==> flow/design.v <==
module alu_top (
    input             clk,
    input      [7:0]  a_in,
    input      [7:0]  b_in,
    input      [3:0]  command_in,
    input             oe,
    output reg [15:0] d_out
);
    reg [7:0] a_q, b_q;
    reg [3:0] cmd_q;
    reg       oe_q;
    wire [15:0] alu_out;
    always @(posedge clk) begin
        a_q   <= a_in;
        b_q   <= b_in;
        cmd_q <= command_in;
        oe_q  <= oe;
        d_out <= alu_out;
    end
    alu u_alu (.a_in(a_q), .b_in(b_q), .command_in(cmd_q), .oe(oe_q), .d_out(alu_out));
endmodule

module alu ( input [7:0]a_in,b_in,input [3:0]command_in,input oe,output [15:0]d_out);
	parameter 	ADD = 4'b0000,
				INC = 4'b0001,
				SUB =  4'b0010,
				DEC = 4'b0011,
				MUL = 4'b0100,
				DIV = 4'b0101,
				SHL = 4'b0110,
				SHR = 4'b0111,
				AND = 4'b1000,
				OR = 4'b1001,
				INV = 4'b1010,
				NAND = 4'b1011,
				NOR = 4'b1100,
				XOR = 4'b1101,
				XNOR = 4'b1110,
				BUF = 4'b1111;
	reg [15:0] out;
	always@(command_in,a_in,b_in)
		begin
			case(command_in)
				ADD : out = a_in+b_in;
				INC : out = a_in+1'b1;
				SUB : out = a_in-b_in;
				DEC : out = a_in-1'b1;
				MUL : out = a_in*b_in;
				DIV : out = (b_in == 8'd0) ? 16'hFFFF : a_in/b_in;
				SHL : out = a_in<<1;
				SHR : out = a_in>>1;
				AND : out = a_in&&b_in;
				OR : out = a_in||b_in;
				INV : out = !(a_in);
				NAND : out = ~(a_in&b_in);
				NOR : out = ~(a_in|b_in);
				XOR : out = a_in^b_in;
				XNOR : out = a_in~^b_in;
				BUF : out = a_in;
			endcase
		end
	assign d_out = (oe) ? out : 16'h0000;
endmodule  
clock: 22.4 ns
lec_check: 0
cap_margin: 40
core_margin: 2
core_utilization: 68
setup_slack_margin: -0.7
slew_margin: 20
run.sh (not shown) runs the stock make flow with config.mk's settings and CLKGATE_MAP_FILE=.
The first run reached the layout checks and failed them: setup timing.
Change:
Settings changed: CAP_MARGIN 40 to 5, CORE_UTILIZATION 68 to 70, SETUP_SLACK_MARGIN -0.7 to 0.51.
Clock period 22.4 ns to 9.45 ns, I/O delays scaled along.
What happened:
- The new run died in clock tree synthesis (4_1_cts), error DPL-0038
- area after synthesis does not change
- die size came out lower by about 2.8%
- synthesized cell count does not change
Change:
Settings changed: CAP_MARGIN 5 to 20, CORE_UTILIZATION 70 to 58, SETUP_SLACK_MARGIN 0.51 to 2.29.
Clock period 9.45 ns to 13.1 ns, I/O delays scaled along.
What happened: The new run finished but failed the layout checks on capacitance limit, slew limit, setup timing. Synthesized area is unchanged. Die area came out higher by 20%. Synthesized cell count is unchanged.
Change:
Settings changed: ABC_AREA set to 1, CORE_UTILIZATION 58 to 72, CTS_CLUSTER_DIAMETER set to 396, SETUP_SLACK_MARGIN 2.29 to 1.13.
Clock period 13.1 ns to 10.2 ns, I/O delays scaled along.
Result: The new run never finished: it broke off in clock tree synthesis (4_1_cts) on DPL-0038; synthesized cell count grows by 22%; area after synthesis climbs by 2.5%; die area drops by 17%.
Change:
Settings changed: ABC_AREA 1 to not set, CORE_UTILIZATION 72 to 23, CTS_CLUSTER_DIAMETER 396 to 320, SETUP_SLACK_MARGIN 1.13 to 1.54.
Clock period 10.2 ns to 24.0 ns, I/O delays scaled along.
What happened: With this change the flow went through all stages and came out clean; die area is higher to 3.0 times its value; area after synthesis is lower by 2.5%; synthesized cell count is lower by 18%.

exp/fjord:
RTL: the design.v shown in full above, as it stands there.
Settings: LEC_CHECK=0, ABC_AREA=1, CAP_MARGIN=25, CELL_PAD_IN_SITES_GLOBAL_PLACEMENT=0, CORE_ASPECT_RATIO=1.48, CORE_MARGIN=4, CORE_UTILIZATION=72, CTS_CLUSTER_SIZE=21, GPL_ROUTABILITY_DRIVEN=0, GPL_TIMING_DRIVEN=0, MAX_ROUTING_LAYER=met4, PLACE_DENSITY=0.66, SLEW_MARGIN=15, TNS_END_PERCENT=80; clock period 24.0 ns.
exp/fjord: aborted in global routing (5_1_grt) (tool error)
Edits applied to the flow inputs when going from exp/fjord to exp/harbor:
- MAX_ROUTING_LAYER: met4 -> unset
- CORE_MARGIN: 4 -> 2
- PLACE_DENSITY: 0.66 -> unset
- SLEW_MARGIN: 15 -> 20
- GPL_ROUTABILITY_DRIVEN: 0 -> unset
- CELL_PAD_IN_SITES_GLOBAL_PLACEMENT: 0 -> unset
- CTS_CLUSTER_SIZE: 21 -> unset
- CORE_UTILIZATION: 72 -> 18
- CTS_CLUSTER_DIAMETER: unset -> 338
- TNS_END_PERCENT: 80 -> unset
- GPL_TIMING_DRIVEN: 0 -> unset
- SETUP_SLACK_MARGIN: unset -> 1.54
- CORE_ASPECT_RATIO: 1.48 -> unset
### Flow results
exp/harbor | status: complete | timing, DRC, antenna: pass. Delta (exp/harbor minus exp/fjord): die size higher; count of cells resized by post-cts repair lower; count of buffers added by post-CTS timing repair for setup lower; cell count after synthesis roughly the same. Number of cells in the design after placement: exp/harbor vs exp/fjord up about 30%.
[inputs] exp/sierra vs exp/harbor
- MIN_ROUTING_LAYER: unset -> met2
- CTS_CLUSTER_DIAMETER: 338 -> 102
- GPL_TIMING_DRIVEN: unset -> 0
- SETUP_SLACK_MARGIN: 1.54 -> 0.1
- CAP_MARGIN: 25 -> 0
- CTS_CLUSTER_SIZE: unset -> 11
- CORE_UTILIZATION: 18 -> 70
## What came out
- Of exp/harbor and exp/sierra, just one finished clean: exp/harbor.
- Status: exp/sierra FAILED at global routing (5_1_grt) (tool error)
- Delta (exp/sierra minus exp/harbor): effective utilization at floorplan went up, area fraction in and, or, nand and nor cells essentially unchanged, post-synth area from yosys stat saw little to no change, post-synthesis cell area has remained practically unchanged, horizontal extent of the die went down.
- exp/sierra gives less area of the chip than exp/harbor did.
- From exp/harbor to exp/sierra the numbers moved as follows: count of buffers added by post-CTS timing repair for setup up about 90%, placeable core region decreased by 0.042 sq mm relative to the old numbers, vertical die dimension fell by about 50%, placed cell area lower, post-cts resize count moved up.
The inputs of exp/willow differ from those of exp/sierra as listed below.
- clearing GPL_TIMING_DRIVEN, which used to be 0
- clearing MIN_ROUTING_LAYER, which used to be met2
==> comparison <==
The layout from exp/willow, despite a flow that completed every stage, fails the layout checks, with the failing checks listed as negative setup slack.
Summary of exp/willow over exp/sierra: xor-xnor portion of the synthesized cell area held; total half-perimeter wirelength after legalization and detailed placement went up 2.3%; synthesized area per cell held.
Worst setup slack before clock tree synthesis: exp/willow higher than exp/sierra
Final weighted congestion in routability-driven placement for exp/willow: about 7% down relative to exp/sierra
